File: flow/config.mk
export PLATFORM = sky130hd
export DESIGN_NAME = URP_PCIE_RX_DATA_LINK_LAYER
export DESIGN_NICKNAME = URP_PCIE_RX_DATA_LINK_LAYER
export VERILOG_FILES = /design/flow/design.v
export SDC_FILE = /design/flow/constraint.sdc
export NUM_CORES = 4
export LEC_CHECK = 0
export ABC_AREA = 1
export CAP_MARGIN = 30
export CELL_PAD_IN_SITES_DETAIL_PLACEMENT = 2
export CELL_PAD_IN_SITES_GLOBAL_PLACEMENT = 3
export CORE_MARGIN = 10
export CORE_UTILIZATION = 22
export CTS_CLUSTER_DIAMETER = 286
export CTS_CLUSTER_SIZE = 14
export GPL_ROUTABILITY_DRIVEN = 1
export GPL_TIMING_DRIVEN = 1
export MAX_ROUTING_LAYER = met5
export MIN_ROUTING_LAYER = met2
export PLACE_DENSITY_LB_ADDON = 0.01
export SLEW_MARGIN = 20
export TNS_END_PERCENT = 75
File: flow/constraint.sdc
create_clock -name core_clock -period 29.0 [get_ports {clk}]
set_input_delay 5.8000 -clock core_clock [delete_from_list [all_inputs] [get_ports {clk}]]
set_output_delay 5.8000 -clock core_clock [all_outputs]
set_load 0.01 [all_outputs]
File: flow/design.v
module URP_PCIE_CRC32_GEN
#(
    parameter   DATA_WIDTH              = 224,
    parameter   CRC_WIDTH               = 32
)
(
    input   wire    [DATA_WIDTH-1:0]    data_i,
    output  logic   [CRC_WIDTH-1:0]     checksum_o
);
    logic           [DATA_WIDTH-1:0]    dividend;
    logic           [CRC_WIDTH-1:0]     crc_temp;
    always_comb begin
        dividend                            = data_i;
        crc_temp                            = 32'h00000000;
        for (int unsigned i = 0; i < DATA_WIDTH; i = i + 1) begin
            if (crc_temp[CRC_WIDTH-1] != dividend[DATA_WIDTH-1]) begin
                crc_temp                        = (crc_temp << 1) ^ 32'h814141AB;
            end 
            else begin
                crc_temp                        = crc_temp << 1;
            end
            dividend                            = dividend << 1;
        end
    end
    assign  checksum_o                  = crc_temp;   
endmodule
module URP_PCIE_RX_DATA_LINK_LAYER (
    input   logic                   clk,
    input   logic                   rst_n,
    input   logic   [267:0]         tlp_data_i,  
    input   logic                   tlp_data_valid_i,  
    output  logic                   tlp_data_ready_o,  
    output  logic   [31:0]          dllp_o,  
    output  logic                   dllp_valid_o,  
    input   logic                   dllp_read_i,  
    output  logic   [223:0]         tlp_data_o,  
    output  logic                   tlp_data_valid_o,  
    input   logic                   tlp_data_ready_i  
);
    logic [31:0]                lcrc_computed;       
    logic [31:0]                lcrc_received;       
    logic                       lcrc_valid;          
    logic [11:0]                sequence_number;     
    logic [11:0]                sequence_expected;   
    logic                       nak_scheduled_flag; 
    logic                       ack_scheduled_flag;
    logic [31:0]                dllp_data_gen;       
    logic lcrc_valid_o;
    logic [267:0] tlp_data_with_crc;
    logic [235:0] tlp_data_no_crc;
    logic [223:0] tlp_data_reg;
    logic valid;
    URP_PCIE_CRC32_GEN #(
        .DATA_WIDTH(236),   
        .CRC_WIDTH(32)      
    ) lcrc_gen (
        .data_i(tlp_data_i[267:32]),  
        .checksum_o(lcrc_computed)                     
    );
    always_comb begin
        lcrc_valid = 1'b1;
        lcrc_received = tlp_data_i[31:0];   
        if (lcrc_computed == lcrc_received) begin
            lcrc_valid = 1'b1;  
        end else begin
            lcrc_valid = 1'b0;
        end
    end
    always_ff @(posedge clk or negedge rst_n) begin
        if (!rst_n) begin
            sequence_expected <= 12'b0;   
            ack_scheduled_flag <= 1'b0;  
            nak_scheduled_flag <= 1'b0;  
            tlp_data_reg <= 223'b0;
            valid <= 1'b0;
            sequence_number <= 12'b0;
        end else if ( tlp_data_valid_i == lcrc_valid ) begin
            sequence_number = tlp_data_i[267:256];  
            if (sequence_number > sequence_expected) begin
                nak_scheduled_flag <= 1'b1;   
                ack_scheduled_flag <= 1'b0;   
                valid <= 1'b0;
            end else if (sequence_number < sequence_expected) begin
                nak_scheduled_flag <= 1'b0;   
                ack_scheduled_flag <= 1'b1;   
                valid <= 1'b1;
            end else if(sequence_number == sequence_expected) begin  
                tlp_data_reg <= tlp_data_i[255:32];
                valid <= 1'b1;
                sequence_expected <= sequence_expected + 1;  
            end
        end
    end
    always_ff @(posedge clk or negedge rst_n) begin
        if (!rst_n) begin
            dllp_data_gen <= 32'd0;
            dllp_valid_o <= 1'b0;
        end else if (tlp_data_valid_i && lcrc_valid) begin
            if (ack_scheduled_flag) begin  
                dllp_data_gen <= {20'b0,sequence_expected-1};  
                dllp_valid_o <= 1'b1;  
            end else if (nak_scheduled_flag) begin  
                dllp_data_gen <= {3'b0, 1'b1, 16'b0, sequence_expected};  
                dllp_valid_o <= 1'b1;  
            end else begin  
                dllp_valid_o <= 1'b0;  
            end
        end
    end
    assign tlp_data_o = tlp_data_reg;   
    assign tlp_data_valid_o = tlp_data_valid_i && lcrc_valid && valid;  
    assign tlp_data_ready_o = tlp_data_ready_i;  
    assign dllp_o = dllp_data_gen;
endmodule
File: flow/run.sh
#!/bin/bash
# the make line also repeats each setting of config.mk as NAME=value (left out here)
make -C /OpenROAD-flow-scripts/flow DESIGN_CONFIG=/design/flow/config.mk WORK_HOME=/design/flow/orfs CLKGATE_MAP_FILE= finish
==> summary.txt, run 1 <==
fresh numbers from the pnr run: total standard cell area after synthesis 0.0363 mm^2, total cell area reported by yosys after synthesis 0.0363 mm^2, start point of the worst hold path tlp_data_reg[44], total cells reported by yosys after synthesis 4,349, main area contributors sky130_fd_sc_hd__xor2_1 26%, sky130_fd_sc_hd__dfrtp_1 17%, sky130_fd_sc_hd__nand2_1 8.6%, final worst slack -9.77 ns, Critical Path Fanout Max 7, WS Path Type in -> out, via count 48,700, sequential cell area in the final layout 0.00636 mm^2, CP Data Arrival Time 32.97 ns, Yosys reg bits 254, Post-synth ARST share 100%, Clock Root Buffer sky130_fd_sc_hd__clkbuf_16, area fraction in compound gates 2.08%, reg-to-reg startpoint sequence_expected[8], number of buffers and inverters on the critical path 25, Post-Route Hold Slack 0.475 ns, Synth top cell by count sky130_fd_sc_hd__xor2_1, number of stages on the worst hold path 2, clock transition at the register clock pins on the worst setup and hold paths after CTS 0.08 ns, family with the most delay on the worst path simple AND/OR/NAND/NOR gates, final clock skew 0.0415 ns, Clock Path Buffers 3, num rows 149, Overall Global Routing Usage 29.1%, TritonCTS clock tree built, area of the multi-input gates 0.0330 mm^2, max-slew violation count 0, insertion delay at the late pin of the worst-skew pair 0.67 ns, source of the critical timing path tlp_data_i[264], total setup violations reported at the end of the flow 255, cell repeated most along the worst path sky130_fd_sc_hd__nand2_4, post-layout period usage 134%, pin count of the biggest net entering global routing 65, detailed placement HPWL 150,000 um, end point of the critical path tlp_data_valid_o, post-synthesis sequential area ratio 17.5%, most used flip-flop cell after synthesis sky130_fd_sc_hd__dfrtp_1, actual slew at the worst max-slew pin 0.765 ns, post-detailed-route DRC marker count 0, hold endpoint tlp_data_reg[44], via density per instance 5.70, post-synthesis area per instance 8.36 um^2, number of placed cells counting well taps 8,266, final cell area excluding filler cells 0.0629 mm^2, top logic cell family in the synthesized netlist XOR/XNOR gates, Levels on crit path 246, number of global-route vias before repair 59,000, Die Footprint 0.182 mm^2, first-pass GRT wire length 262,000 um, die extent in y 426 um, number of synthesized flops with an enable pin 0, placer's final routability congestion estimate 0.875, mux share of post-synthesis cell area 0.0310%, count of buffers from port buffering 528, core area 0.165 mm^2, final hold violation count 0, top cells by count 1,067 x sky130_fd_sc_hd__xor2_1, 828 x sky130_fd_sc_hd__nand2_1, 393 x sky130_fd_sc_hd__inv_1, setup repair after global routing missed its margin yes, worst-case reg-to-reg path depth 14, GRT overflow 0, placed instance area 0.0552 mm^2, die extent in x 426 um, cts bufs inserted 22, Setup crit start kind primary input, length of the first detailed-routing pass in iterations 7, Initial Util 22.1%, tally of max-capacitance violations 0, Slowest cell on crit path sky130_fd_sc_hd__xor2_2, time the final worst path needs with I/O delays and setup 38.77 ns, Synth-to-Final Area Change 73.1%, Req. time, crit path 23.20 ns, status finished with violations, # clock sinks 254, filler-free cell count of the finished design 8,551, Synth warnings 2, post-detailed-route count of antenna-violating nets 0, dominant cell type by area after synthesis sky130_fd_sc_hd__xor2_1, Dominant cell area share 25.7%, slack of the worst reg-to-reg path 25.99 ns, gate count of the mapped netlist 4,349, Routed WL per cell 22.1 um, share of synthesized cell area in and, or, nand and nor gates 29.8%, number of warnings in the stage logs 31, worst hold path type reg -> reg, delay of the slowest cell on the worst path 0.32 ns, area fraction in full adders, half adders and majority gates 0.516%, worst reg2reg path endpoint sequence_expected[10], maximum operating frequency 25.8 MHz, worst slew slack as a fraction of its limit 49.0%, violated checks negative setup slack, Top-Level Pins 532, initial DRC count 3,204, XOR/XNOR Fraction of Synth Area 43.2%, capturing element type of the critical path primary output, Setup WS pre-CTS -10.91 ns, total routed wirelength 189,000 um, Nets 6,643, initial antenna violation count 0, number of fillers in the final layout 18,100, number of nets at floorplan 4,637, maximum level of the CTS H-tree 1, Unique cell types 54
routing by layer:
layer	global-route usage (%)	share of wire [%]
met2	37.6	58
met5	1.93	0.29
met3	38.3	39
met1	-	0
met4	1.78	2.6
timing repair:
action	CTS	global route
setup endpoints to repair	255	255
setup buffers	116	116
gates resized	255	645
gates cloned	2	23
hold buffers	0	0
pin swaps	205	379
per-stage QoR:
| stage | util [%] | setup TNS, ns |
|---|---|---|
| 3_5_place_dp | 33.5 | -1419.92 |
| 6_report | 38.2 | -1082.58 |
| 4_1_cts | 35.4 | -988.91 |
| 2_1_floorplan | - | -752.74 |
| 5_1_grt | 38.2 | -1545.06 |
| 3_3_place_gp | 33.5 | -1297.56 |
cell type report:
| class | count | area share, % |
|---|---|---|
| multi-input cells | 3520 | 52.4 |
| repair buffers | 2059 | 28.8 |
| flip-flops and latches | 254 | 10.1 |
| well taps | 2189 | 4.35 |
| inverters | 498 | 3.42 |
| clock buffers | 22 | 0.875 |
| clock inverters | 2 | 0.0517 |
| diodes | 7 | 0.0278 |
==> run 2: changes to the inputs <==
- ABC_AREA: 1 -> unset
- CAP_MARGIN: 30 -> 20
- CELL_PAD_IN_SITES_DETAIL_PLACEMENT: 2 -> 0
- CELL_PAD_IN_SITES_GLOBAL_PLACEMENT: 3 -> unset
- CORE_MARGIN: 10 -> 2
- CORE_UTILIZATION: 22 -> 65
- CTS_CLUSTER_DIAMETER: 286 -> unset
- CTS_CLUSTER_SIZE: 14 -> unset
- GPL_ROUTABILITY_DRIVEN: 1 -> 0
- GPL_TIMING_DRIVEN: 1 -> unset
- MAX_ROUTING_LAYER: met5 -> unset
- MIN_ROUTING_LAYER: met2 -> met1
- PLACE_DENSITY_LB_ADDON: 0.01 -> unset
- TNS_END_PERCENT: 75 -> unset
- clock period: 29.0 -> 34.1 ns (I/O delays scaled with it)
==> run 2 against run 1 <==
Non-clock buffer count down 1521. Final cell count down 51%. Via count down 51%. The run now finishes clean. Die area down 68%. Sequential share of layout area up 4.5 points. Cell area down 31%. Global-route usage up 6.9 points. Register-to-register slack better by 4.0 ns. Core utilization up 40 points.
==> summary.txt, run 2 <==
fresh numbers from the pnr run: die extent in y 241 um (was 426 um), Levels on crit path 39 (was 246), via count 23,900 (was 48,700), placed instance area 0.0425 mm^2 (was 0.0552 mm^2), top cells by count 700 x sky130_fd_sc_hd__nand2_1, 681 x sky130_fd_sc_hd__xnor2_1, 542 x sky130_fd_sc_hd__xnor3_1 (was 1,067 x sky130_fd_sc_hd__xor2_1, 828 x sky130_fd_sc_hd__nand2_1, 393 x sky130_fd_sc_hd__inv_1), actual slew at the worst max-slew pin 1.16 ns (was 0.765 ns), number of buffers and inverters on the critical path 2 (was 25), total standard cell area after synthesis 0.0366 mm^2 (was 0.0363 mm^2), dominant cell type by area after synthesis sky130_fd_sc_hd__xnor3_1 (was sky130_fd_sc_hd__xor2_1), Initial Util 66.0% (was 22.1%), time the final worst path needs with I/O delays and setup 33.02 ns, TritonCTS clock tree built (unchanged), Post-synth ARST share 100% (unchanged), number of warnings in the stage logs 34 (was 31), count of cells resized by post-cts repair 0 (was 255), hold endpoint tlp_data_reg[137] (was tlp_data_reg[44]), main area contributors sky130_fd_sc_hd__xnor3_1 33%, sky130_fd_sc_hd__dfrtp_1 17%, sky130_fd_sc_hd__xnor2_1 16% (was sky130_fd_sc_hd__xor2_1 26%, sky130_fd_sc_hd__dfrtp_1 17%, sky130_fd_sc_hd__nand2_1 8.6%), status no timing/DRC/antenna violations (was finished with violations), maximum level of the CTS H-tree 1 (unchanged), slack of the worst reg-to-reg path 30.00 ns (was 25.99 ns), post-synthesis area per instance 12.4 um^2 (was 8.36 um^2), first-pass GRT wire length 153,000 um (was 262,000 um), total setup violations reported at the end of the flow 0 (was 255), GRT overflow 0 (unchanged), number of synthesized flops with an enable pin 0 (unchanged), die extent in x 241 um (was 426 um), Setup crit start kind primary input (unchanged), worst reg2reg path endpoint tlp_data_reg[6] (was sequence_expected[10]), Nets 3,713 (was 6,643), final hold violation count 0 (unchanged), capturing element type of the critical path primary output (unchanged), share of the core filled with cells 78.4% (was 38.2%), # clock sinks 254 (unchanged), post-synthesis sequential area ratio 17.4% (was 17.5%), start point of the worst hold path tlp_data_reg[137] (was tlp_data_reg[44]), Unique cell types 52 (was 54), Synth-to-Final Area Change 18.8% (was 73.1%), mux share of post-synthesis cell area 0.335% (was 0.0310%), CP Data Arrival Time 26.20 ns (was 32.97 ns), final cell area excluding filler cells 0.0435 mm^2 (was 0.0629 mm^2), source of the critical timing path tlp_data_i[261] (was tlp_data_i[264]), tally of max-capacitance violations 0 (unchanged), Synth warnings 2 (unchanged), area fraction in full adders, half adders and majority gates 0.513% (was 0.516%), Dominant cell area share 33.4% (was 25.7%), Die Footprint 0.0582 mm^2 (was 0.182 mm^2), post-detailed-route DRC marker count 0 (unchanged), Top-Level Pins 532 (unchanged), number of fillers in the final layout 3,465 (was 18,100), number of hold buffers added after cts 0 (unchanged), max-slew violation count 0 (unchanged), Slowest cell on crit path sky130_fd_sc_hd__xnor3_1 (was sky130_fd_sc_hd__xor2_2), number of setup buffers added after CTS 0 (was 116), total cells reported by yosys after synthesis 2,949 (was 4,349), area fraction in compound gates 0.749% (was 2.08%), num rows 86 (was 149), setup repair after global routing missed its margin no (was yes), post-detailed-route count of antenna-violating nets 0 (unchanged), worst-case reg-to-reg path depth 16 (was 14), post-layout period usage 96.8% (was 134%), final clock skew 0.0304 ns (was 0.0415 ns), delay of the slowest cell on the worst path 0.94 ns (was 0.32 ns), number of global-route vias before repair 24,600 (was 59,000), number of stages on the worst hold path 2 (unchanged), total cell area reported by yosys after synthesis 0.0366 mm^2 (was 0.0363 mm^2), share of synthesized cell area in and, or, nand and nor gates 8.32% (was 29.8%), worst hold path type reg -> reg (unchanged), length of the first detailed-routing pass in iterations 6 (was 7), Req. time, crit path 27.28 ns (was 23.20 ns), initial DRC count 1,838 (was 3,204), setup_tns 0 ns (was -1082.58 ns), Yosys reg bits 254 (unchanged), detailed placement HPWL 85,500 um (was 150,000 um), Critical Path Fanout Max 11 (was 7), WS Path Type in -> out (unchanged), cts bufs inserted 30 (was 22), Clock Path Buffers 3 (unchanged), count of buffers from port buffering 528 (unchanged), maximum operating frequency 30.3 MHz, insertion delay at the late pin of the worst-skew pair 0.60 ns (was 0.67 ns), worst slew slack as a fraction of its limit 22.9% (was 49.0%), final antenna diode count 0 (was 7), gate count of the mapped netlist 2,949 (was 4,349), total routed wirelength 105,000 um (was 189,000 um), Overall Global Routing Usage 36.0% (was 29.1%), top logic cell family in the synthesized netlist XOR/XNOR gates (unchanged), Synth top cell by count sky130_fd_sc_hd__nand2_1 (was sky130_fd_sc_hd__xor2_1), clock transition at the register clock pins on the worst setup and hold paths after CTS 0.06 ns (was 0.08 ns), Clock Root Buffer sky130_fd_sc_hd__clkbuf_16 (unchanged), end point of the critical path tlp_data_valid_o (unchanged), core area 0.0554 mm^2 (was 0.165 mm^2), via density per instance 5.71 (was 5.70), Routed WL per cell 24.9 um (was 22.1 um), reg-to-reg startpoint sequence_expected[5] (was sequence_expected[8]), initial antenna violation count 1 (was 0), family with the most delay on the worst path XOR/XNOR gates (was simple AND/OR/NAND/NOR gates), pin count of the biggest net entering global routing 227 (was 65), most used flip-flop cell after synthesis sky130_fd_sc_hd__dfrtp_1 (unchanged), number of nets at floorplan 3,237 (was 4,637), XOR/XNOR Fraction of Synth Area 71.2% (was 43.2%), cell repeated most along the worst path sky130_fd_sc_hd__xnor3_2 (was sky130_fd_sc_hd__nand2_4)
## run 2: per-layer routing
layer	share of wire, %	global-route usage, %	vias up
li1	-	-	10600
met4	2.9	9.56	0
met3	9.9	8.25	168
met1	38	47.7	12000
met5	0	0	-
met2	49	60.2	1200
## run 2: cell type report
| type | count | area, um^2 | share of cell area [%] |
|---|---|---|---|
| clock buffer | 42 | 867 | 2.00 |
| timing repair buffer | 538 | 5380 | 12.4 |
| inverter | 20 | 80.1 | 0.184 |
| tap | 748 | 936 | 2.15 |
| clock inverter | 13 | 141 | 0.325 |
| sequential | 254 | 6360 | 14.6 |
| multi-input combinational | 2581 | 29700 | 68.3 |
## run 2: metrics by stage
stage	setup slack [ns]	instances	hold WS, ns
after floorplan	5.58	2949	0.462
after global routing	0.571	4196	0.487
final	1.08	4196	0.468
after global placement	1.63	4141	0.458
after CTS	1.35	4196	0.476
after detailed placement	1.47	4141	0.461
==> run 3: changes to the inputs <==
- ABC_AREA: unset -> 1
- CTS_CLUSTER_SIZE: unset -> 62
- clock period: 34.1 -> 28.3 ns (I/O delays scaled with it)
==> run 3 against run 2 <==
The flow now stops in clock tree synthesis (4_1_cts). Area after synthesis is 0.71% lower. Synthesized cell count rose by 47%. Die area is 0.69% lower.
==> summary.txt, run 3 <==
yosys + openroad results -> status did not finish (was no timing/DRC/antenna violations), stopping stage clock tree synthesis (4_1_cts), error msg [ERROR DPL-0038] Utilization greater than 100%, impossible to legalize, Top-Level Pins 532 (unchanged), Die Footprint 0.0578 mm^2 (was 0.0582 mm^2), number of placed cells counting well taps 6,628 (was 4,141), Initial Util 65.8% (was 66.0%), core area 0.0552 mm^2 (was 0.0554 mm^2), count of buffers from port buffering 528 (unchanged), number of nets at floorplan 4,637 (was 3,237), XOR/XNOR Fraction of Synth Area 43.2% (was 71.2%), total standard cell area after synthesis 0.0363 mm^2 (was 0.0366 mm^2), total cell area reported by yosys after synthesis 0.0363 mm^2 (was 0.0366 mm^2), detailed placement HPWL 121,000 um (was 85,500 um), die extent in y 240 um (was 241 um), main area contributors sky130_fd_sc_hd__xor2_1 26%, sky130_fd_sc_hd__dfrtp_1 17%, sky130_fd_sc_hd__nand2_1 8.6% (was sky130_fd_sc_hd__xnor3_1 33%, sky130_fd_sc_hd__dfrtp_1 17%, sky130_fd_sc_hd__xnor2_1 16%), area fraction in compound gates 2.08% (was 0.749%), post-synthesis sequential area ratio 17.5% (was 17.4%), gate count of the mapped netlist 4,349 (was 2,949), Synth top cell by count sky130_fd_sc_hd__xor2_1 (was sky130_fd_sc_hd__nand2_1), Setup WS pre-CTS -11.77 ns (was 1.47 ns), top cells by count 1,067 x sky130_fd_sc_hd__xor2_1, 828 x sky130_fd_sc_hd__nand2_1, 393 x sky130_fd_sc_hd__inv_1 (was 700 x sky130_fd_sc_hd__nand2_1, 681 x sky130_fd_sc_hd__xnor2_1, 542 x sky130_fd_sc_hd__xnor3_1), Post-synth ARST share 100% (unchanged), share of synthesized cell area in and, or, nand and nor gates 29.8% (was 8.32%), number of synthesized flops with an enable pin 0 (unchanged), most used flip-flop cell after synthesis sky130_fd_sc_hd__dfrtp_1 (unchanged), mux share of post-synthesis cell area 0.0310% (was 0.335%), num rows 86 (unchanged), area fraction in full adders, half adders and majority gates 0.516% (was 0.513%), Synth warnings 2 (unchanged), top logic cell family in the synthesized netlist XOR/XNOR gates (unchanged), Dominant cell area share 25.7% (was 33.4%), dominant cell type by area after synthesis sky130_fd_sc_hd__xor2_1 (was sky130_fd_sc_hd__xnor3_1), placed instance area 0.0518 mm^2 (was 0.0425 mm^2), die extent in x 240 um (was 241 um), Unique cell types 54 (was 52), Yosys reg bits 254 (unchanged), total cells reported by yosys after synthesis 4,349 (was 2,949), post-synthesis area per instance 8.36 um^2 (was 12.4 um^2)
## run 3: metrics by stage
stage / hold WS, ns / setup TNS [ns]
after detailed placement: 0.460 / -1673.87
after floorplan: 0.482 / -885.88
after global placement: 0.453 / -901.39
==> run 4: changes to the inputs <==
- ABC_AREA: 1 -> unset
- CELL_PAD_IN_SITES_DETAIL_PLACEMENT: 0 -> 2
- CORE_UTILIZATION: 65 -> 40
- CTS_CLUSTER_SIZE: 62 -> 47
- GPL_ROUTABILITY_DRIVEN: 0 -> unset
- GPL_TIMING_DRIVEN: unset -> 0
- MAX_ROUTING_LAYER: unset -> met4
- MIN_ROUTING_LAYER: met1 -> unset
- clock period: 28.3 -> 29.0 ns (I/O delays scaled with it)
==> run 4 against run 3 <==
The layout now fails its checks (negative setup slack). Area after synthesis up 0.71%. Synthesized cell count down 32%. Die area up 62%.
==> summary.txt, run 4 <==
fresh numbers from the pnr run: status finished with violations (was did not finish), violated checks negative setup slack, core area 0.0903 mm^2 (was 0.0552 mm^2), worst slew slack as a fraction of its limit 18.2%, Top-Level Pins 532 (unchanged), GRT overflow 0, TritonCTS clock tree built, Unique cell types 52 (was 54), number of warnings in the stage logs 29, total cells reported by yosys after synthesis 2,949 (was 4,349), area fraction in full adders, half adders and majority gates 0.513% (was 0.516%), most used flip-flop cell after synthesis sky130_fd_sc_hd__dfrtp_1 (unchanged), Yosys reg bits 254 (unchanged), post-detailed-route DRC marker count 0, total setup violations reported at the end of the flow 1, Die Footprint 0.0939 mm^2 (was 0.0578 mm^2), final worst slack -1.01 ns, die extent in x 306 um (was 240 um), hold endpoint tlp_data_reg[185], CP Data Arrival Time 24.21 ns, slack of the worst reg-to-reg path 23.38 ns, share of the core filled with cells 54.6%, initial DRC count 2,670, number of synthesized flops with an enable pin 0 (unchanged), capturing element type of the critical path primary output, post-synthesis area per instance 12.4 um^2 (was 8.36 um^2), main area contributors sky130_fd_sc_hd__xnor3_1 33%, sky130_fd_sc_hd__dfrtp_1 17%, sky130_fd_sc_hd__xnor2_1 16% (was sky130_fd_sc_hd__xor2_1 26%, sky130_fd_sc_hd__dfrtp_1 17%, sky130_fd_sc_hd__nand2_1 8.6%), WS Path Type in -> out, via density per instance 5.88, family with the most delay on the worst path XOR/XNOR gates, number of hold buffers added after cts 0, worst-case reg-to-reg path depth 19, total routed wirelength 198,000 um, maximum level of the CTS H-tree 2, cts bufs inserted 34, post-synthesis sequential area ratio 17.4% (was 17.5%), share of synthesized cell area in and, or, nand and nor gates 8.32% (was 29.8%), number of global-route vias before repair 31,100, pin count of the biggest net entering global routing 85, # clock sinks 254, Synth warnings 2 (unchanged), Critical Path Fanout Max 6, Setup WS pre-CTS -2.63 ns (was -11.77 ns), end point of the critical path tlp_data_valid_o, clock transition at the register clock pins on the worst setup and hold paths after CTS 0.06 ns, maximum operating frequency 33.3 MHz, Synth-to-Final Area Change 34.7%, Clock Path Buffers 3, Nets 4,037, initial antenna violation count 10, time the final worst path needs with I/O delays and setup 30.01 ns, actual slew at the worst max-slew pin 1.23 ns, Overall Global Routing Usage 38.1%, max-slew violation count 0, filler-free cell count of the finished design 4,963, final clock skew 0.0204 ns, XOR/XNOR Fraction of Synth Area 71.2% (was 43.2%), Synth top cell by count sky130_fd_sc_hd__nand2_1 (was sky130_fd_sc_hd__xor2_1), first-pass GRT wire length 247,000 um, mux share of post-synthesis cell area 0.335% (was 0.0310%), Levels on crit path 40, Dominant cell area share 33.4% (was 25.7%), Initial Util 40.5% (was 65.8%), cell repeated most along the worst path sky130_fd_sc_hd__xnor3_1, num rows 110 (was 86), start point of the worst hold path tlp_data_reg[185], via count 29,200, setup repair after global routing missed its margin yes, number of nets at floorplan 3,237 (was 4,637), post-layout period usage 103%, reg-to-reg startpoint sequence_expected[5], gate count of the mapped netlist 2,949 (was 4,349), Req. time, crit path 23.20 ns, worst reg2reg path endpoint tlp_data_reg[27], detailed placement HPWL 124,000 um (was 121,000 um), tally of max-capacitance violations 0, source of the critical timing path tlp_data_i[258], total standard cell area after synthesis 0.0366 mm^2 (was 0.0363 mm^2), Slowest cell on crit path sky130_fd_sc_hd__xnor2_1, total cell area reported by yosys after synthesis 0.0366 mm^2 (was 0.0363 mm^2), count of buffers from port buffering 524 (was 528), worst hold path type reg -> reg, delay of the slowest cell on the worst path 0.77 ns, final hold violation count 0, top logic cell family in the synthesized netlist XOR/XNOR gates (unchanged), Setup crit start kind primary input, number of placed cells counting well taps 4,652 (was 6,628), Post-synth ARST share 100% (unchanged), Routed WL per cell 40.0 um, number of stages on the worst hold path 2, number of buffers and inverters on the critical path 3, length of the first detailed-routing pass in iterations 6, placer's final routability congestion estimate 0.910, top cells by count 700 x sky130_fd_sc_hd__nand2_1, 681 x sky130_fd_sc_hd__xnor2_1, 542 x sky130_fd_sc_hd__xnor3_1 (was 1,067 x sky130_fd_sc_hd__xor2_1, 828 x sky130_fd_sc_hd__nand2_1, 393 x sky130_fd_sc_hd__inv_1), post-detailed-route count of antenna-violating nets 0, insertion delay at the late pin of the worst-skew pair 0.59 ns, dominant cell type by area after synthesis sky130_fd_sc_hd__xnor3_1 (was sky130_fd_sc_hd__xor2_1), die extent in y 306 um (was 240 um), area fraction in compound gates 0.749% (was 2.08%), Clock Root Buffer sky130_fd_sc_hd__clkbuf_16
[run 4: final cells by class]
| cell class | count | area [um^2] |
|---|---|---|
| Fill cell | 8306 | 41000 |
| Clock buffer | 43 | 935 |
| Tap cell | 1176 | 1470 |
| Antenna cell | 12 | 30.0 |
| Inverter | 20 | 75.1 |
| Clock inverter | 19 | 254 |
| Buffer | 94 | 484 |
| Timing Repair Buffer | 764 | 7360 |
| Sequential cell | 254 | 6360 |
| Multi-Input combinational cell | 2581 | 32300 |
[run 4: routing by layer]
layer	share of wire [%]	wire length, um	vias to the layer above	track usage, %
met4	8.0	15900	0	18.6
met5	0	0	-	-
met3	7.6	15000	787	6.67
li1	-	-	11200	-
met1	35	70400	15100	42.9
met2	49	97000	2001	65.6
[run 4: stage by stage]
| step | hold WS, ns | instance area, um^2 | TNS, ns |
|---|---|---|---|
| after floorplan | 0.462 | 36600 | 0 |
| after global placement | 0.457 | 43300 | -1.92 |
| after detailed placement | 0.466 | 43400 | -2.63 |
| after CTS | 0.481 | 47600 | 0 |
| after global routing | 0.516 | 49300 | -0.835 |
| final | 0.482 | 49300 | -1.01 |
[run 4: timing repair]
item | in CTS | in global routing
gates resized | 303 | 116
endpoints found under the setup margin | 1 | 1
pin swaps | 84 | 58
buffers inserted | 117 | 120
==> run 5: changes to the inputs <==
- ABC_AREA: unset -> 1
- CELL_PAD_IN_SITES_DETAIL_PLACEMENT: 2 -> unset
- CORE_UTILIZATION: 40 -> 64
- CTS_CLUSTER_DIAMETER: unset -> 297
- CTS_CLUSTER_SIZE: 47 -> 99
- GPL_TIMING_DRIVEN: 0 -> unset
- MAX_ROUTING_LAYER: met4 -> unset
- SETUP_SLACK_MARGIN: unset -> 5.0
- TNS_END_PERCENT: unset -> 25
- clock period: 29.0 -> 33.7 ns (I/O delays scaled with it)
==> run 5 against run 4 <==
The flow now stops in clock tree synthesis (4_1_cts). Die area fell by 38%. Synthesized cell count rose by 47%. Area after synthesis fell by 0.71%.
==> summary.txt, run 5 <==
yosys + openroad results -> status did not finish (was finished with violations), stopping stage clock tree synthesis (4_1_cts), error msg [ERROR DPL-0033] detailed placement checks failed during check placement., number of synthesized flops with an enable pin 0 (unchanged), mux share of post-synthesis cell area 0.0310% (was 0.335%), die extent in y 242 um (was 306 um), share of synthesized cell area in and, or, nand and nor gates 29.8% (was 8.32%), gate count of the mapped netlist 4,349 (was 2,949), area fraction in full adders, half adders and majority gates 0.516% (was 0.513%), Die Footprint 0.0587 mm^2 (was 0.0939 mm^2), die extent in x 242 um (was 306 um), Synth top cell by count sky130_fd_sc_hd__xor2_1 (was sky130_fd_sc_hd__nand2_1), area fraction in compound gates 2.08% (was 0.749%), top cells by count 1,067 x sky130_fd_sc_hd__xor2_1, 828 x sky130_fd_sc_hd__nand2_1, 393 x sky130_fd_sc_hd__inv_1 (was 700 x sky130_fd_sc_hd__nand2_1, 681 x sky130_fd_sc_hd__xnor2_1, 542 x sky130_fd_sc_hd__xnor3_1), Unique cell types 54 (was 52), Initial Util 64.6% (was 40.5%), placer's final routability congestion estimate 0.958 (was 0.910), total cells reported by yosys after synthesis 4,349 (was 2,949), dominant cell type by area after synthesis sky130_fd_sc_hd__xor2_1 (was sky130_fd_sc_hd__xnor3_1), num rows 87 (was 110), Synth warnings 2 (unchanged), total cell area reported by yosys after synthesis 0.0363 mm^2 (was 0.0366 mm^2), count of buffers from port buffering 528 (was 524), core area 0.0563 mm^2 (was 0.0903 mm^2), detailed placement HPWL 113,000 um (was 124,000 um), most used flip-flop cell after synthesis sky130_fd_sc_hd__dfrtp_1 (unchanged), Yosys reg bits 254 (unchanged), number of nets at floorplan 4,637 (was 3,237), Top-Level Pins 532 (unchanged), placed instance area 0.0515 mm^2 (was 0.0434 mm^2), post-synthesis area per instance 8.36 um^2 (was 12.4 um^2), total standard cell area after synthesis 0.0363 mm^2 (was 0.0366 mm^2), main area contributors sky130_fd_sc_hd__xor2_1 26%, sky130_fd_sc_hd__dfrtp_1 17%, sky130_fd_sc_hd__nand2_1 8.6% (was sky130_fd_sc_hd__xnor3_1 33%, sky130_fd_sc_hd__dfrtp_1 17%, sky130_fd_sc_hd__xnor2_1 16%), XOR/XNOR Fraction of Synth Area 43.2% (was 71.2%), post-synthesis sequential area ratio 17.5% (was 17.4%), Dominant cell area share 25.7% (was 33.4%), Setup WS pre-CTS -8.54 ns (was -2.63 ns), Post-synth ARST share 100% (unchanged), top logic cell family in the synthesized netlist XOR/XNOR gates (unchanged)
-- run 5: per-stage QoR --
stage,instances,setup TNS [ns],utilization [%]
after floorplan,4349,-5.17,-
after global placement,6607,-21.85,91.4
after detailed placement,6607,-580.31,91.4
==> run 6: changes to the inputs <==
- ABC_AREA: 1 -> unset
- CAP_MARGIN: 20 -> 5
- CORE_UTILIZATION: 64 -> 72
- CTS_CLUSTER_DIAMETER: 297 -> 30
- CTS_CLUSTER_SIZE: 99 -> 62
- PLACE_DENSITY_LB_ADDON: unset -> 0.18
- SETUP_SLACK_MARGIN: 5.0 -> 4.29
- TNS_END_PERCENT: 25 -> 5
- clock period: 33.7 -> 14.9 ns (I/O delays scaled with it)
==> run 6 against run 5 <==
The flow stops in detailed placement (3_5_place_dp). Synthesized cell count shrank 32%. Die area is 10% lower. Area after synthesis grew 0.71%.
==> summary.txt, run 6 <==
yosys + openroad results -> XOR/XNOR Fraction of Synth Area 71.2% (was 43.2%), dominant cell type by area after synthesis sky130_fd_sc_hd__xnor3_1 (was sky130_fd_sc_hd__xor2_1), Yosys reg bits 254 (unchanged), Die Footprint 0.0526 mm^2 (was 0.0587 mm^2), Post-synth ARST share 100% (unchanged), Unique cell types 52 (was 54), post-synthesis sequential area ratio 17.4% (was 17.5%), placer's final routability congestion estimate 1.09 (was 0.958), share of synthesized cell area in and, or, nand and nor gates 8.32% (was 29.8%), Dominant cell area share 33.4% (was 25.7%), num rows 82 (was 87), stopping stage detailed placement (3_5_place_dp) (was clock tree synthesis (4_1_cts)), Initial Util 72.9% (was 64.6%), top cells by count 700 x sky130_fd_sc_hd__nand2_1, 681 x sky130_fd_sc_hd__xnor2_1, 542 x sky130_fd_sc_hd__xnor3_1 (was 1,067 x sky130_fd_sc_hd__xor2_1, 828 x sky130_fd_sc_hd__nand2_1, 393 x sky130_fd_sc_hd__inv_1), Synth warnings 2 (unchanged), area fraction in full adders, half adders and majority gates 0.513% (was 0.516%), Synth top cell by count sky130_fd_sc_hd__nand2_1 (was sky130_fd_sc_hd__xor2_1), most used flip-flop cell after synthesis sky130_fd_sc_hd__dfrtp_1 (unchanged), area fraction in compound gates 0.749% (was 2.08%), total standard cell area after synthesis 0.0366 mm^2 (was 0.0363 mm^2), number of synthesized flops with an enable pin 0 (unchanged), die extent in y 229 um (was 242 um), total cell area reported by yosys after synthesis 0.0366 mm^2 (was 0.0363 mm^2), post-synthesis area per instance 12.4 um^2 (was 8.36 um^2), count of buffers from port buffering 528 (unchanged), mux share of post-synthesis cell area 0.335% (was 0.0310%), core area 0.0502 mm^2 (was 0.0563 mm^2), number of nets at floorplan 3,237 (was 4,637), Top-Level Pins 532 (unchanged), total cells reported by yosys after synthesis 2,949 (was 4,349), die extent in x 229 um (was 242 um), top logic cell family in the synthesized netlist XOR/XNOR gates (unchanged), main area contributors sky130_fd_sc_hd__xnor3_1 33%, sky130_fd_sc_hd__dfrtp_1 17%, sky130_fd_sc_hd__xnor2_1 16% (was sky130_fd_sc_hd__xor2_1 26%, sky130_fd_sc_hd__dfrtp_1 17%, sky130_fd_sc_hd__nand2_1 8.6%), gate count of the mapped netlist 2,949 (was 4,349), error msg [ERROR DPL-0038] Utilization greater than 100%, impossible to legalize (was [ERROR DPL-0033] detailed placement checks failed during check placement.), status did not finish (unchanged)
-- run 6: metrics by stage --
| step | hold slack, ns | setup WS (ns) |
|---|---|---|
| after floorplan | 0.462 | -4.59 |
| after global placement | 0.456 | -6.17 |
==> run 7: changes to the inputs <==
- CAP_MARGIN: 5 -> 20
- CTS_CLUSTER_DIAMETER: 30 -> 396
- CTS_CLUSTER_SIZE: 62 -> 98
- PLACE_DENSITY_LB_ADDON: 0.18 -> unset
- SETUP_SLACK_MARGIN: 4.29 -> unset
- clock period: 14.9 -> 8.97 ns (I/O delays scaled with it)
==> run 7 against run 6 <==
The flow again stops in detailed placement (3_5_place_dp). Die area stayed put. Synthesized cell count stayed put. Area after synthesis stayed put.
==> summary.txt, run 7 <==
yosys + openroad results -> stopping stage detailed placement (3_5_place_dp) (unchanged), post-synthesis sequential area ratio 17.4% (unchanged), total standard cell area after synthesis 0.0366 mm^2 (unchanged), total cells reported by yosys after synthesis 2,949 (unchanged), count of buffers from port buffering 528 (unchanged), area fraction in full adders, half adders and majority gates 0.513% (unchanged), mux share of post-synthesis cell area 0.335% (unchanged), Die Footprint 0.0526 mm^2 (unchanged), gate count of the mapped netlist 2,949 (unchanged), top logic cell family in the synthesized netlist XOR/XNOR gates (unchanged), number of nets at floorplan 3,237 (unchanged), Dominant cell area share 33.4% (unchanged), main area contributors sky130_fd_sc_hd__xnor3_1 33%, sky130_fd_sc_hd__dfrtp_1 17%, sky130_fd_sc_hd__xnor2_1 16% (unchanged), XOR/XNOR Fraction of Synth Area 71.2% (unchanged), most used flip-flop cell after synthesis sky130_fd_sc_hd__dfrtp_1 (unchanged), die extent in y 229 um (unchanged), status did not finish (unchanged), top cells by count 700 x sky130_fd_sc_hd__nand2_1, 681 x sky130_fd_sc_hd__xnor2_1, 542 x sky130_fd_sc_hd__xnor3_1 (unchanged), post-synthesis area per instance 12.4 um^2 (unchanged), Top-Level Pins 532 (unchanged), total cell area reported by yosys after synthesis 0.0366 mm^2 (unchanged), area fraction in compound gates 0.749% (unchanged), error msg [ERROR DPL-0038] Utilization greater than 100%, impossible to legalize (unchanged), Yosys reg bits 254 (unchanged), share of synthesized cell area in and, or, nand and nor gates 8.32% (unchanged), num rows 82 (unchanged), Initial Util 72.9% (unchanged), core area 0.0502 mm^2 (unchanged), Synth top cell by count sky130_fd_sc_hd__nand2_1 (unchanged), die extent in x 229 um (unchanged), dominant cell type by area after synthesis sky130_fd_sc_hd__xnor3_1 (unchanged), placer's final routability congestion estimate 1.10 (was 1.09), number of synthesized flops with an enable pin 0 (unchanged), Unique cell types 52 (unchanged), Post-synth ARST share 100% (unchanged), Synth warnings 2 (unchanged)
==> run 7: metrics by stage <==
stage / instances / setup TNS [ns]
after floorplan: 2949 / -1859.36
after global placement: 5096 / -2190.06
==> run 8: changes to the inputs <==
- CAP_MARGIN: 20 -> 5
- CORE_UTILIZATION: 72 -> 70
- CTS_CLUSTER_DIAMETER: 396 -> 95
- CTS_CLUSTER_SIZE: 98 -> unset
- TNS_END_PERCENT: 5 -> unset
- clock period: 8.97 -> 19.2 ns (I/O delays scaled with it)
==> run 8 against run 7 <==
The flow again stops in detailed placement (3_5_place_dp). Synthesized cell count did not move. Die area is 2.8% higher. Area after synthesis did not move.
==> summary.txt, run 8 <==
yosys + openroad results -> main area contributors sky130_fd_sc_hd__xnor3_1 33%, sky130_fd_sc_hd__dfrtp_1 17%, sky130_fd_sc_hd__xnor2_1 16% (unchanged), mux share of post-synthesis cell area 0.335% (unchanged), total cell area reported by yosys after synthesis 0.0366 mm^2 (unchanged), stopping stage detailed placement (3_5_place_dp) (unchanged), status did not finish (unchanged), dominant cell type by area after synthesis sky130_fd_sc_hd__xnor3_1 (unchanged), placer's final routability congestion estimate 1.08 (was 1.10), Die Footprint 0.0541 mm^2 (was 0.0526 mm^2), Post-synth ARST share 100% (unchanged), Initial Util 71.0% (was 72.9%), total standard cell area after synthesis 0.0366 mm^2 (unchanged), post-synthesis sequential area ratio 17.4% (unchanged), XOR/XNOR Fraction of Synth Area 71.2% (unchanged), total cells reported by yosys after synthesis 2,949 (unchanged), core area 0.0515 mm^2 (was 0.0502 mm^2), gate count of the mapped netlist 2,949 (unchanged), Yosys reg bits 254 (unchanged), num rows 83 (was 82), share of synthesized cell area in and, or, nand and nor gates 8.32% (unchanged), Unique cell types 52 (unchanged), post-synthesis area per instance 12.4 um^2 (unchanged), die extent in x 233 um (was 229 um), die extent in y 233 um (was 229 um), error msg [ERROR DPL-0038] Utilization greater than 100%, impossible to legalize (unchanged), Top-Level Pins 532 (unchanged), area fraction in full adders, half adders and majority gates 0.513% (unchanged), top cells by count 700 x sky130_fd_sc_hd__nand2_1, 681 x sky130_fd_sc_hd__xnor2_1, 542 x sky130_fd_sc_hd__xnor3_1 (unchanged), Dominant cell area share 33.4% (unchanged), area fraction in compound gates 0.749% (unchanged), top logic cell family in the synthesized netlist XOR/XNOR gates (unchanged), number of synthesized flops with an enable pin 0 (unchanged), count of buffers from port buffering 528 (unchanged), Synth top cell by count sky130_fd_sc_hd__nand2_1 (unchanged), number of nets at floorplan 3,237 (unchanged), most used flip-flop cell after synthesis sky130_fd_sc_hd__dfrtp_1 (unchanged), Synth warnings 2 (unchanged)
## run 8: through the flow
stage             instance area (um^2)  setup WS [ns]  hold WS, ns  TNS, ns
floorplan                        38300          -2.03        0.462    -2.03
global placement                 51800          -3.75        0.456   -89.76
==> run 9: changes to the inputs <==
- ABC_AREA: unset -> 1
- CAP_MARGIN: 5 -> 20
- CORE_UTILIZATION: 70 -> 58
- CTS_CLUSTER_DIAMETER: 95 -> unset
- CTS_CLUSTER_SIZE: unset -> 76
- SETUP_SLACK_MARGIN: unset -> 0.34
- clock period: 19.2 -> 24.6 ns (I/O delays scaled with it)
==> run 9 against run 8 <==
Area after synthesis shrank 0.71%. Synthesized cell count grew 47%. Die area grew 19%. The flow stops in global routing (5_1_grt).
==> summary.txt, run 9 <==
yosys + openroad results -> Top-Level Pins 532 (unchanged), Clock Path Buffers 3, Yosys reg bits 254 (unchanged), number of nets at floorplan 4,637 (was 3,237), dominant cell type by area after synthesis sky130_fd_sc_hd__xor2_1 (was sky130_fd_sc_hd__xnor3_1), total cell area reported by yosys after synthesis 0.0363 mm^2 (was 0.0366 mm^2), error msg [ERROR GRT-0232] Routing congestion too high. Check the congestion heatmap in the GUI. (was [ERROR DPL-0038] Utilization greater than 100%, impossible to legalize), Synth warnings 2 (unchanged), num rows 91 (was 83), stopping stage global routing (5_1_grt) (was detailed placement (3_5_place_dp)), number of hold buffers added after cts 0, Post-synth ARST share 100% (unchanged), Dominant cell area share 25.7% (was 33.4%), share of synthesized cell area in and, or, nand and nor gates 29.8% (was 8.32%), top logic cell family in the synthesized netlist XOR/XNOR gates (unchanged), area fraction in compound gates 2.08% (was 0.749%), gate count of the mapped netlist 4,349 (was 2,949), area fraction in full adders, half adders and majority gates 0.516% (was 0.513%), GRT overflow 5,158, XOR/XNOR Fraction of Synth Area 43.2% (was 71.2%), core area 0.0618 mm^2 (was 0.0515 mm^2), most used flip-flop cell after synthesis sky130_fd_sc_hd__dfrtp_1 (unchanged), main area contributors sky130_fd_sc_hd__xor2_1 26%, sky130_fd_sc_hd__dfrtp_1 17%, sky130_fd_sc_hd__nand2_1 8.6% (was sky130_fd_sc_hd__xnor3_1 33%, sky130_fd_sc_hd__dfrtp_1 17%, sky130_fd_sc_hd__xnor2_1 16%), Die Footprint 0.0647 mm^2 (was 0.0541 mm^2), Clock Root Buffer sky130_fd_sc_hd__clkbuf_16, detailed placement HPWL 100,000 um, placer's final routability congestion estimate 0.975 (was 1.08), die extent in x 254 um (was 233 um), top cells by count 1,067 x sky130_fd_sc_hd__xor2_1, 828 x sky130_fd_sc_hd__nand2_1, 393 x sky130_fd_sc_hd__inv_1 (was 700 x sky130_fd_sc_hd__nand2_1, 681 x sky130_fd_sc_hd__xnor2_1, 542 x sky130_fd_sc_hd__xnor3_1), mux share of post-synthesis cell area 0.0310% (was 0.335%), Synth top cell by count sky130_fd_sc_hd__xor2_1 (was sky130_fd_sc_hd__nand2_1), cts bufs inserted 28, total cells reported by yosys after synthesis 4,349 (was 2,949), # clock sinks 254, total standard cell area after synthesis 0.0363 mm^2 (was 0.0366 mm^2), maximum level of the CTS H-tree 1, Initial Util 58.8% (was 71.0%), status did not finish (unchanged), die extent in y 254 um (was 233 um), Overall Global Routing Usage 98.7%, post-synthesis sequential area ratio 17.5% (was 17.4%), number of synthesized flops with an enable pin 0 (unchanged), count of buffers from port buffering 528 (unchanged), post-synthesis area per instance 8.36 um^2 (was 12.4 um^2), Unique cell types 54 (was 52)
[run 9: metrics by stage]
stage | cell area (um^2) | worst slack, ns | std cells | util [%]
after floorplan | 37900 | -10.62 | 4349 | -
after CTS | 55200 | -11.50 | 6893 | 89.4
after global placement | 52100 | -11.38 | 6747 | 84.2
after detailed placement | 52100 | -12.39 | 6747 | 84.2
[run 9: routing by layer]
layer	GRT overflow	track usage, %
met1	46	86.8
met2	3834	129
met3	69	74.6
met4	1197	117
met5	12	40.9
[run 9: repair_timing]
action	in CTS
pin swaps	112
endpoints found under the hold margin	0
buffers inserted	84
endpoints found under the setup margin	255
cloned	14
gates resized	185
==> run 10: changes to the inputs <==
- CELL_PAD_IN_SITES_DETAIL_PLACEMENT: unset -> 2
- CELL_PAD_IN_SITES_GLOBAL_PLACEMENT: unset -> 3
- CORE_MARGIN: 2 -> 10
- CORE_UTILIZATION: 58 -> 22
- CTS_CLUSTER_DIAMETER: unset -> 286
- CTS_CLUSTER_SIZE: 76 -> 14
- GPL_ROUTABILITY_DRIVEN: unset -> 1
- GPL_TIMING_DRIVEN: unset -> 1
- MAX_ROUTING_LAYER: unset -> met4
- MIN_ROUTING_LAYER: unset -> met1
- PLACE_DENSITY_LB_ADDON: unset -> 0.01
- SETUP_SLACK_MARGIN: 0.34 -> unset
- TNS_END_PERCENT: unset -> 75
- clock period: 24.6 -> 29.0 ns (I/O delays scaled with it)
==> run 10 against run 9 <==
The layout now fails its checks (negative setup slack). Area after synthesis unchanged. Synthesized cell count unchanged. Die area increased to 2.8 times the previous value.
==> summary.txt, run 10 <==
fresh numbers from the pnr run: status finished with violations (was did not finish), violated checks negative setup slack, post-detailed-route DRC marker count 0, Nets 6,608, capturing element type of the critical path primary output, final hold violation count 0, # clock sinks 254 (unchanged), max-slew violation count 0, reg-to-reg startpoint sequence_expected[3], top cells by count 1,067 x sky130_fd_sc_hd__xor2_1, 828 x sky130_fd_sc_hd__nand2_1, 393 x sky130_fd_sc_hd__inv_1 (unchanged), Setup crit start kind primary input, Post-synth ARST share 100% (unchanged), dominant cell type by area after synthesis sky130_fd_sc_hd__xor2_1 (unchanged), initial antenna violation count 5, setup repair after global routing missed its margin yes, Synth-to-Final Area Change 68.7%, share of synthesized cell area in and, or, nand and nor gates 29.8% (unchanged), cell repeated most along the worst path sky130_fd_sc_hd__nand2_4, placer's final routability congestion estimate 0.819 (was 0.975), Levels on crit path 235, via density per instance 4.04, total routed wirelength 176,000 um, num rows 149 (was 91), cts bufs inserted 22 (was 28), Req. time, crit path 23.20 ns, number of warnings in the stage logs 31, Synth warnings 2 (unchanged), number of buffers and inverters on the critical path 29, number of hold buffers added after cts 0 (unchanged), maximum operating frequency 26.0 MHz, post-layout period usage 133%, maximum level of the CTS H-tree 1 (unchanged), number of stages on the worst hold path 2, number of placed cells counting well taps 8,265 (was 6,747), filler-free cell count of the finished design 8,511, total standard cell area after synthesis 0.0363 mm^2 (unchanged), pin count of the biggest net entering global routing 65, XOR/XNOR Fraction of Synth Area 43.2% (unchanged), Synth top cell by count sky130_fd_sc_hd__xor2_1 (unchanged), die extent in y 426 um (was 254 um), insertion delay at the late pin of the worst-skew pair 0.65 ns, post-synthesis sequential area ratio 17.5% (unchanged), Clock Path Buffers 3 (unchanged), Post-Route Hold Slack 0.476 ns, Clock Root Buffer sky130_fd_sc_hd__clkbuf_16 (unchanged), area fraction in full adders, half adders and majority gates 0.516% (unchanged), setup_tns -1010.08 ns, area of the multi-input gates 0.0319 mm^2, worst hold path type reg -> reg, final worst slack -9.47 ns, slack of the worst reg-to-reg path 25.82 ns, Routed WL per cell 20.7 um, number of synthesized flops with an enable pin 0 (unchanged), CP Data Arrival Time 32.67 ns, total setup violations reported at the end of the flow 255, share of the core filled with cells 37.2%, family with the most delay on the worst path simple AND/OR/NAND/NOR gates, Dominant cell area share 25.7% (unchanged), mux share of post-synthesis cell area 0.0310% (unchanged), Critical Path Fanout Max 6, length of the first detailed-routing pass in iterations 4, number of nets at floorplan 4,637 (unchanged), number of fillers in the final layout 18,200, WS Path Type in -> out, delay of the slowest cell on the worst path 0.47 ns, core area 0.165 mm^2 (was 0.0618 mm^2), Die Footprint 0.182 mm^2 (was 0.0647 mm^2), Unique cell types 54 (unchanged), hold endpoint tlp_data_reg[13], Overall Global Routing Usage 19.4%, detailed placement HPWL 150,000 um (was 100,000 um), first-pass GRT wire length 259,000 um, total cells reported by yosys after synthesis 4,349 (unchanged), via count 34,400, post-detailed-route count of antenna-violating nets 0, initial DRC count 951, worst slew slack as a fraction of its limit 32.5%, sequential cell area in the final layout 0.00636 mm^2, time the final worst path needs with I/O delays and setup 38.47 ns, source of the critical timing path tlp_data_i[266], worst-case reg-to-reg path depth 16, main area contributors sky130_fd_sc_hd__xor2_1 26%, sky130_fd_sc_hd__dfrtp_1 17%, sky130_fd_sc_hd__nand2_1 8.6% (unchanged), end point of the critical path tlp_data_valid_o, TritonCTS clock tree built, total cell area reported by yosys after synthesis 0.0363 mm^2 (unchanged), start point of the worst hold path tlp_data_reg[13], worst reg2reg path endpoint sequence_expected[10], Yosys reg bits 254 (unchanged), actual slew at the worst max-slew pin 1.01 ns, most used flip-flop cell after synthesis sky130_fd_sc_hd__dfrtp_1 (unchanged), Initial Util 22.1% (was 58.8%), number of global-route vias before repair 39,400, GRT overflow 0, post-synthesis area per instance 8.36 um^2 (unchanged), Top-Level Pins 532 (unchanged), Slowest cell on crit path sky130_fd_sc_hd__clkdlybuf4s50_1, tally of max-capacitance violations 0, area fraction in compound gates 2.08% (unchanged), clock transition at the register clock pins on the worst setup and hold paths after CTS 0.07 ns, gate count of the mapped netlist 4,349 (unchanged), top logic cell family in the synthesized netlist XOR/XNOR gates (unchanged), die extent in x 426 um (was 254 um), count of buffers from port buffering 528 (unchanged), final clock skew 0.0531 ns
==> run 10: per-stage QoR <==
| step | area [um^2] | setup WS, ns |
|---|---|---|
| 2_1_floorplan | 37800 | -7.99 |
| 3_3_place_gp | 55100 | -10.38 |
| 3_5_place_dp | 55100 | -11.03 |
| 4_1_cts | 59100 | -9.48 |
| 5_1_grt | 61300 | -11.28 |
| 6_report | 61300 | -9.47 |
==> run 10: metal layers <==
layer	vias up	track usage (%)	wire length [um]	share of wire, %
li1	17000	-	-	-
met1	17000	22.6	73200	42
met2	269	36.8	97300	55
met3	70	1.46	3070	1.7
met4	0	2.50	2670	1.5
met5	-	-	0	0
==> run 10: repair_timing <==
action,in CTS,in global routing
gates cloned,9,5
setup endpoints to repair,255,255
pin swaps,175,163
gates resized,326,286
buffers inserted,143,63
==> run 10: cell type report <==
type,instances,share of cell area (%)
multi-input combinational,3520,52.0
timing repair buffer,2024,28.7
sequential,254,10.4
tap,2189,4.47
inverter,498,3.50
clock buffer,22,0.898
clock inverter,2,0.0531
antenna,2,0.00816
==> run 11: changes to the inputs <==
- ABC_AREA: 1 -> unset
- CELL_PAD_IN_SITES_DETAIL_PLACEMENT: 2 -> unset
- CELL_PAD_IN_SITES_GLOBAL_PLACEMENT: 3 -> unset
- CORE_MARGIN: 10 -> 2
- CORE_UTILIZATION: 22 -> 58
- CTS_CLUSTER_DIAMETER: 286 -> unset
- CTS_CLUSTER_SIZE: 14 -> unset
- GPL_ROUTABILITY_DRIVEN: 1 -> unset
- GPL_TIMING_DRIVEN: 1 -> unset
- HOLD_SLACK_MARGIN: unset -> -0.07
- MAX_ROUTING_LAYER: met4 -> unset
- MIN_ROUTING_LAYER: met1 -> unset
- PLACE_DENSITY_LB_ADDON: 0.01 -> unset
- SETUP_SLACK_MARGIN: unset -> -1.63
- TNS_END_PERCENT: 75 -> unset
- clock period: 29.0 -> 21.1 ns (I/O delays scaled with it)
==> run 11 against run 10 <==
Still fails the layout checks on negative setup slack. Global-route usage is 18 points higher. Clock-buffer cell count is 18 higher. Via count shrank 18%. First-iteration DRC count is 140% higher. Clock skew fell by 0.033 ns. Sequential cell count did not move. Register-to-register slack worse by 8.3 ns. Hold slack got worse by 0.0011 ns. Wire length fell by 30%. Core utilization up 47 points.
==> summary.txt, run 11 <==
fresh numbers from the pnr run: status finished with violations (unchanged), violated checks negative setup slack (unchanged), Nets 4,758 (was 6,608), pin count of the biggest net entering global routing 107 (was 65), via count 28,200 (was 34,400), source of the critical timing path tlp_data_i[265] (was tlp_data_i[266]), Clock Root Buffer sky130_fd_sc_hd__clkbuf_16 (unchanged), top logic cell family in the synthesized netlist XOR/XNOR gates (unchanged), Slowest cell on crit path sky130_fd_sc_hd__clkdlybuf4s50_1 (unchanged), setup repair after global routing missed its margin yes (unchanged), area fraction in compound gates 0.749% (was 2.08%), post-synthesis sequential area ratio 17.4% (was 17.5%), core area 0.0627 mm^2 (was 0.165 mm^2), Levels on crit path 46 (was 235), Post-synth ARST share 100% (unchanged), cts bufs inserted 31 (was 22), Setup WS pre-CTS -3.59 ns (was -11.03 ns), post-synthesis area per instance 12.4 um^2 (was 8.36 um^2), clock transition at the register clock pins on the worst setup and hold paths after CTS 0.06 ns (was 0.07 ns), total setup violations reported at the end of the flow 1 (was 255), insertion delay at the late pin of the worst-skew pair 0.62 ns (was 0.65 ns), Critical Path Fanout Max 4 (was 6), final worst slack -3.21 ns (was -9.47 ns), total cells reported by yosys after synthesis 2,949 (was 4,349), placer's final routability congestion estimate 0.999 (was 0.819), Unique cell types 52 (was 54), number of synthesized flops with an enable pin 0 (unchanged), capturing element type of the critical path primary output (unchanged), number of global-route vias before repair 29,900 (was 39,400), post-detailed-route count of antenna-violating nets 0 (unchanged), time the final worst path needs with I/O delays and setup 24.31 ns, main area contributors sky130_fd_sc_hd__xnor3_1 33%, sky130_fd_sc_hd__dfrtp_1 17%, sky130_fd_sc_hd__xnor2_1 16% (was sky130_fd_sc_hd__xor2_1 26%, sky130_fd_sc_hd__dfrtp_1 17%, sky130_fd_sc_hd__nand2_1 8.6%), reg-to-reg startpoint sequence_expected[5] (was sequence_expected[3]), total cell area reported by yosys after synthesis 0.0366 mm^2 (was 0.0363 mm^2), actual slew at the worst max-slew pin 0.987 ns (was 1.01 ns), family with the most delay on the worst path XOR/XNOR gates (was simple AND/OR/NAND/NOR gates), number of warnings in the stage logs 34 (was 31), via density per instance 5.29 (was 4.04), cell repeated most along the worst path sky130_fd_sc_hd__xnor3_1 (was sky130_fd_sc_hd__nand2_4), dominant cell type by area after synthesis sky130_fd_sc_hd__xnor3_1 (was sky130_fd_sc_hd__xor2_1), max-slew violation count 0 (unchanged), num rows 92 (was 149), total routed wirelength 123,000 um (was 176,000 um), die extent in x 255 um (was 426 um), worst slew slack as a fraction of its limit 34.2% (was 32.5%), slack of the worst reg-to-reg path 17.56 ns (was 25.82 ns), Req. time, crit path 16.88 ns (was 23.20 ns), CP Data Arrival Time 20.09 ns (was 32.67 ns), number of buffers and inverters on the critical path 9 (was 29), top cells by count 700 x sky130_fd_sc_hd__nand2_1, 681 x sky130_fd_sc_hd__xnor2_1, 542 x sky130_fd_sc_hd__xnor3_1 (was 1,067 x sky130_fd_sc_hd__xor2_1, 828 x sky130_fd_sc_hd__nand2_1, 393 x sky130_fd_sc_hd__inv_1), total standard cell area after synthesis 0.0366 mm^2 (was 0.0363 mm^2), delay of the slowest cell on the worst path 0.58 ns (was 0.47 ns), Clock Path Buffers 3 (unchanged), Setup crit start kind primary input (unchanged), length of the first detailed-routing pass in iterations 8 (was 4), Initial Util 58.3% (was 22.1%), Synth warnings 2 (unchanged), Post-Route Hold Slack 0.475 ns (was 0.476 ns), initial antenna violation count 1 (was 5), hold endpoint tlp_data_reg[203] (was tlp_data_reg[13]), GRT overflow 0 (unchanged), first-pass GRT wire length 181,000 um (was 259,000 um), number of hold buffers added after cts 0 (unchanged), die extent in y 255 um (was 426 um), most used flip-flop cell after synthesis sky130_fd_sc_hd__dfrtp_1 (unchanged), TritonCTS clock tree built (unchanged), post-layout period usage 115% (was 133%), maximum level of the CTS H-tree 1 (unchanged), detailed placement HPWL 103,000 um (was 150,000 um), worst hold path type reg -> reg (unchanged), post-detailed-route DRC marker count 0 (unchanged), number of stages on the worst hold path 2 (unchanged), share of the core filled with cells 83.8% (was 37.2%), Synth top cell by count sky130_fd_sc_hd__nand2_1 (was sky130_fd_sc_hd__xor2_1), Overall Global Routing Usage 37.8% (was 19.4%), final hold violation count 0 (unchanged), start point of the worst hold path tlp_data_reg[203] (was tlp_data_reg[13]), Routed WL per cell 23.0 um (was 20.7 um), maximum operating frequency 41.1 MHz, WS Path Type in -> out (unchanged), share of synthesized cell area in and, or, nand and nor gates 8.32% (was 29.8%), Dominant cell area share 33.4% (was 25.7%), mux share of post-synthesis cell area 0.335% (was 0.0310%), initial DRC count 2,329 (was 951), Synth-to-Final Area Change 43.6% (was 68.7%), number of nets at floorplan 3,237 (was 4,637), count of buffers from port buffering 528 (unchanged), XOR/XNOR Fraction of Synth Area 71.2% (was 43.2%), worst-case reg-to-reg path depth 17 (was 16), gate count of the mapped netlist 2,949 (was 4,349), # clock sinks 254 (unchanged), end point of the critical path tlp_data_valid_o (unchanged), final clock skew 0.0203 ns (was 0.0531 ns), area fraction in full adders, half adders and majority gates 0.513% (was 0.516%), tally of max-capacitance violations 0 (unchanged), Top-Level Pins 532 (unchanged), Die Footprint 0.0651 mm^2 (was 0.182 mm^2), setup_tns -3.21 ns (was -1010.08 ns), worst reg2reg path endpoint tlp_data_reg[36] (was sequence_expected[10]), Yosys reg bits 254 (unchanged)
## run 11: metrics by stage
step | cell area [um^2] | instances
3_3_place_gp | 50900 | 5270
4_1_cts | 52500 | 5339
3_5_place_dp | 50900 | 5270
2_1_floorplan | 37100 | 2949
6_report | 52500 | 5340
5_1_grt | 52500 | 5340
## run 11: cell type report
| class | instances | area, um^2 |
|---|---|---|
| Clock inverter | 16 | 169 |
| Tap cell | 846 | 1060 |
| Fill cell | 3544 | 10200 |
| Timing Repair Buffer | 1582 | 13400 |
| Multi-Input combinational cell | 2581 | 30600 |
| Antenna cell | 1 | 2.50 |
| Clock buffer | 40 | 860 |
| Inverter | 20 | 80.1 |
| Sequential cell | 254 | 6360 |
## run 11: repair_timing
| item | 4_1_cts | 5_1_grt |
|---|---|---|
| buffers inserted | 13 | 0 |
| setup endpoints to repair | 1 | 1 |
| resized | 87 | 10 |
| pin swaps | 21 | 3 |
## run 11: per-layer routing
layer | wire, um | track usage (%) | part of all wire, % | vias to the layer above
li1 | - | - | - | 12700
met4 | 4100 | 11.8 | 3.3 | 0
met2 | 59700 | 63.6 | 48 | 1236
met3 | 10400 | 6.31 | 8.5 | 233
met5 | 0 | 0 | 0 | -
met1 | 48900 | 50.4 | 40 | 14000
